## cpu
module cpu(
	input clk,
	input reset,
	input logic [15:0] i_mem_rddata,
	input logic i_mem_wait,  
	input logic i_mem_rddatavalid,  
	output logic [15:0] o_mem_wrdata,
	output logic [15:0] o_mem_addr,
	output logic o_mem_rd,
	output logic o_mem_wr
);
	logic PC_write;
	logic Addr_sel;
	logic mem_rd;
	logic mem_wr;
	logic MDR_load;
	logic IR_load;
	logic OpA_sel;
	logic OpAB_load;
	logic [1:0] ALU_1_sel;
	logic [1:0] ALU_2_sel;
	logic [1:0] ALUop_sel;
	logic ALU_out;
	logic RF_write;
	logic Reg_in;
	logic Flag_write;
	logic RF_write_call;
	logic mov_hi;
	logic N, Z, imm;
	logic [3:0] instr;
	datapath data(
		.rst(reset),
		.clk(clk), 
		.i_mem_rddata(i_mem_rddata),
		.i_PC_write(PC_write),
		.i_Addr_sel(Addr_sel),
		.i_mem_wr(mem_wr),
		.i_MDR_load(MDR_load),
		.i_IR_load(IR_load),
		.i_OpA_sel(OpA_sel),
		.i_OpAB_load(OpAB_load),
		.i_ALU_1_sel(ALU_1_sel),
		.i_ALU_2_sel(ALU_2_sel),
		.i_ALUop_sel(ALUop_sel),
		.i_ALU_out(ALU_out),
		.i_RF_write(RF_write),
		.i_Reg_in(Reg_in),
		.i_Flag_write(Flag_write),
		.i_RF_write_call(RF_write_call),
		.i_mov_hi(mov_hi),
		.o_N(N),
		.o_Z(Z),
		.o_instr(instr),
		.o_mem_wrdata(o_mem_wrdata),
		.o_mem_addr(o_mem_addr),
		.o_mem_rd(mem_rd),
		.o_mem_wr(mem_wr),
		.o_imm(imm)
	);
	control control(
		.rst(reset),
		.clk(clk),
		.i_N(N),
		.i_Z(Z),
		.i_instr(instr),
		.i_imm(imm),
		.i_mem_wait(i_mem_wait),
		.i_mem_rddatavalid(i_mem_rddatavalid),  
		.o_PC_write(PC_write),
		.o_Addr_sel(Addr_sel),
		.o_mem_rd(o_mem_rd),
		.o_mem_wr(o_mem_wr),
		.o_MDR_load(MDR_load),
		.o_IR_load(IR_load),
		.o_OpA_sel(OpA_sel),
		.o_OpAB_load(OpAB_load),
		.o_ALU_1_sel(ALU_1_sel),
		.o_ALU_2_sel(ALU_2_sel),
		.o_ALUop_sel(ALUop_sel),
		.o_ALU_out(ALU_out),
		.o_RF_write(RF_write),
		.o_Reg_in(Reg_in),
		.o_Flag_write(Flag_write),
		.o_RF_write_call(RF_write_call),
		.o_mov_hi(mov_hi)
	);
endmodule
For scale: ~1400 cells after synthesis, ~240 flip-flops, about 54 I/O pins, ~13000 um^2 of cells after synthesis.
==> flow/config.mk <==
export PLATFORM = sky130hd
export DESIGN_NAME = cpu
export DESIGN_NICKNAME = cpu
export VERILOG_FILES = /design/flow/design.v
export SDC_FILE = /design/flow/constraint.sdc
export NUM_CORES = 4
export LEC_CHECK = 0
export CAP_MARGIN = 20
export CELL_PAD_IN_SITES_DETAIL_PLACEMENT = 2
export CORE_ASPECT_RATIO = 0.73
export CORE_MARGIN = 10
export CORE_UTILIZATION = 53
export CTS_CLUSTER_DIAMETER = 358
export CTS_CLUSTER_SIZE = 25
export GPL_TIMING_DRIVEN = 0
export MAX_ROUTING_LAYER = met4
export PLACE_DENSITY_LB_ADDON = 0.23
export SLEW_MARGIN = 15
==> flow/constraint.sdc <==
create_clock -name core_clock -period 5.3 [get_ports {clk}]
set_input_delay 1.0600 -clock core_clock [delete_from_list [all_inputs] [get_ports {clk}]]
set_output_delay 1.0600 -clock core_clock [all_outputs]
set_load 0.01 [all_outputs]
run.sh (not shown) runs the stock make flow with config.mk's settings and CLKGATE_MAP_FILE=.
The first run never finished: it broke off in detailed placement (3_5_place_dp) with DPL-0033.
Rerun with:
CELL_PAD_IN_SITES_DETAIL_PLACEMENT = unset   (was 2)
CORE_ASPECT_RATIO = unset   (was 0.73)
CORE_MARGIN = 2   (was 10)
CORE_UTILIZATION = 40   (was 53)
CTS_CLUSTER_DIAMETER = unset   (was 358)
CTS_CLUSTER_SIZE = 56   (was 25)
GPL_TIMING_DRIVEN = unset   (was 0)
PLACE_DENSITY_LB_ADDON = unset   (was 0.23)
SLEW_MARGIN = 20   (was 15)
clock period = 4.8 ns   (was 5.3 ns; I/O delays follow)
After rerunning: This time the run passed the timing, design-rule and antenna checks; die size went up by a little under a tenth; synthesized cell count is unchanged; synthesized area does not change.
Rerun with:
CORE_UTILIZATION = 66   (was 40)
CTS_CLUSTER_SIZE = unset   (was 56)
MAX_ROUTING_LAYER = unset   (was met4)
clock period = 3.96 ns   (was 4.8 ns; I/O delays follow)
Result:
- The changed run completed, yet does not pass: setup timing
- cell count drops by 4.8%
- count of clock-buffer cells in the layout fell by 11
- sequential share of layout area goes down by 1.7 points
- die area is lower by 39%
- area after synthesis stays the same
Rerun with:
ABC_AREA = 1   (was unset)
CORE_UTILIZATION = 70   (was 66)
clock period = 2.4 ns   (was 3.96 ns; I/O delays follow)
The new run failed in global routing (5_1_grt) with GRT-0232.
Die size shrinks by a little under a tenth.
Synthesized area shrinks by a few percent.
Synthesized cell count grows by roughly a tenth.
Rerun with:
ABC_AREA = unset   (was 1)
CORE_UTILIZATION = 40   (was 70)
clock period = 4.8 ns   (was 2.4 ns; I/O delays follow)
After rerunning: Now the flow finished clean; area after synthesis rises by 2.1%; synthesized cell count falls by 11%; die size rises by 76%.
Rerun with:
ABC_AREA = 1   (was unset)
CTS_CLUSTER_DIAMETER = 354   (was unset)
HOLD_SLACK_MARGIN = -0.08   (was unset)
- combinational power came out lower by 5.0%
- setup slack gets better by 260 ps
- first-iteration DRC count came out higher by 14%
- global-route usage came out higher by 0.62 points

---

Setup of north:
cpu again, from the RTL that the note above started with.
==> flow/design.v (excerpt) <==
module cpu(
	input clk,
	input reset,
	input logic [15:0] i_mem_rddata,
	input logic i_mem_wait,  
	input logic i_mem_rddatavalid,  
	output logic [15:0] o_mem_wrdata,
	output logic [15:0] o_mem_addr,
	output logic o_mem_rd,
	output logic o_mem_wr
);
Settings: LEC_CHECK=0, ABC_AREA=1, CAP_MARGIN=20, CORE_MARGIN=2, CORE_UTILIZATION=71, CTS_CLUSTER_DIAMETER=248, CTS_CLUSTER_SIZE=24, PLACE_DENSITY=0.74, SETUP_SLACK_MARGIN=0.67, SLEW_MARGIN=20; clock period 3.95 ns.
The flow for north finished, though final verification flagged setup timing.
Changes in south relative to north:
- SETUP_SLACK_MARGIN removed (was 0.67)
- CTS_CLUSTER_DIAMETER removed (was 248)
- CORE_UTILIZATION changed from 71 to 62
- CTS_CLUSTER_SIZE removed (was 24)
- PLACE_DENSITY removed (was 0.74)
- the clock period (ns, I/O delays scaled along) changed from 3.95 to 2.13
Status for south and north: no clean run. south ran in full, but the layout does not pass; the checks complain about setup timing. Count of buffering cells on the critical path with inverters included (lower): south. In south relative to north, wire length had gone up by more than 10%. When south is measured against north, its number of non-filler instances in the completed layout turns out 277 higher. The power dissipated by switching net loads of south exceeds that of north by about 110%. south consumes more power than north does.
### south -> east
- ABC_AREA removed (was 1)
- CORE_UTILIZATION changed from 62 to 40
- the clock period (ns, I/O delays scaled along) changed from 2.13 to 4.73
==> results <==
- south and east: one clean run, east; the rest did not finish clean.
- east ended up with sky130_fd_sc_hd__or3b_4 as its cell at the slowest stage of the critical path; south ended up with sky130_fd_sc_hd__edfxtp_1.
- On initial detailed-routing violation count, the lower figure sits with east, not south.
- Pre-CTS setup slack in east is 1.91 ns higher than in south
- Diff south -> east: clock-buffer cell count -7; combinational power -about 70%; clock network fraction of total power +4.8 points; maximum fanout along the worst path -3.
- Setup WNS south -> east: better
- Looking at worst reg-to-reg setup slack across south and east, the one that comes out lower is south.
Inputs modified between east and west:
- ABC_AREA newly set to 1
- CORE_UTILIZATION changed from 40 to 52
- the clock period (ns, I/O delays scaled along) changed from 4.73 to 2.63
### Flow results
west completed end to end; final checks failed (setup timing). Diff east -> west: part of the total power dissipated in the clock network lower; die area decreased by 24% relative to the old numbers; number of cells produced by synthesis up 12%; wire length of the first global-routing pass up 2.2%. Reported for east and west, antenna diode count turned out identical to the last digit. Of the two values seen for combinational family with the most area after synthesis, simple AND/OR/NAND/NOR gates was produced by west and AND-OR/OR-AND gates by east. Combinational cell fraction of total power was higher in the run labelled west.
What middle does differently from west at the input level:
- an added SETUP_SLACK_MARGIN of 0.77
- an added HOLD_SLACK_MARGIN of 0.29
- a change of CORE_UTILIZATION from 52 to 72
- an added CTS_CLUSTER_SIZE of 100
- an added CORE_ASPECT_RATIO of 0.69
- an added PLACE_DENSITY_LB_ADDON of 0.01
- an added TNS_END_PERCENT of 5
- an added CTS_CLUSTER_DIAMETER of 375
Findings:
west → middle: total CTS buffers went down 21; row count went down 17; area of the mapped netlist held.
middle ends up with a chip width that is 3.6 µm higher than in west.
Across west and middle, no clean finish was achieved.
FAIL middle @ 5_1_grt: tool exited with error
Although west finished all stages, its layout failed final checks on setup timing.
Taking west as the reference, in middle sum of net half-perimeters after detailed placement now sits higher, clock sink count held.
Power figures rest on the tool's default switching activity, not on a simulated workload.
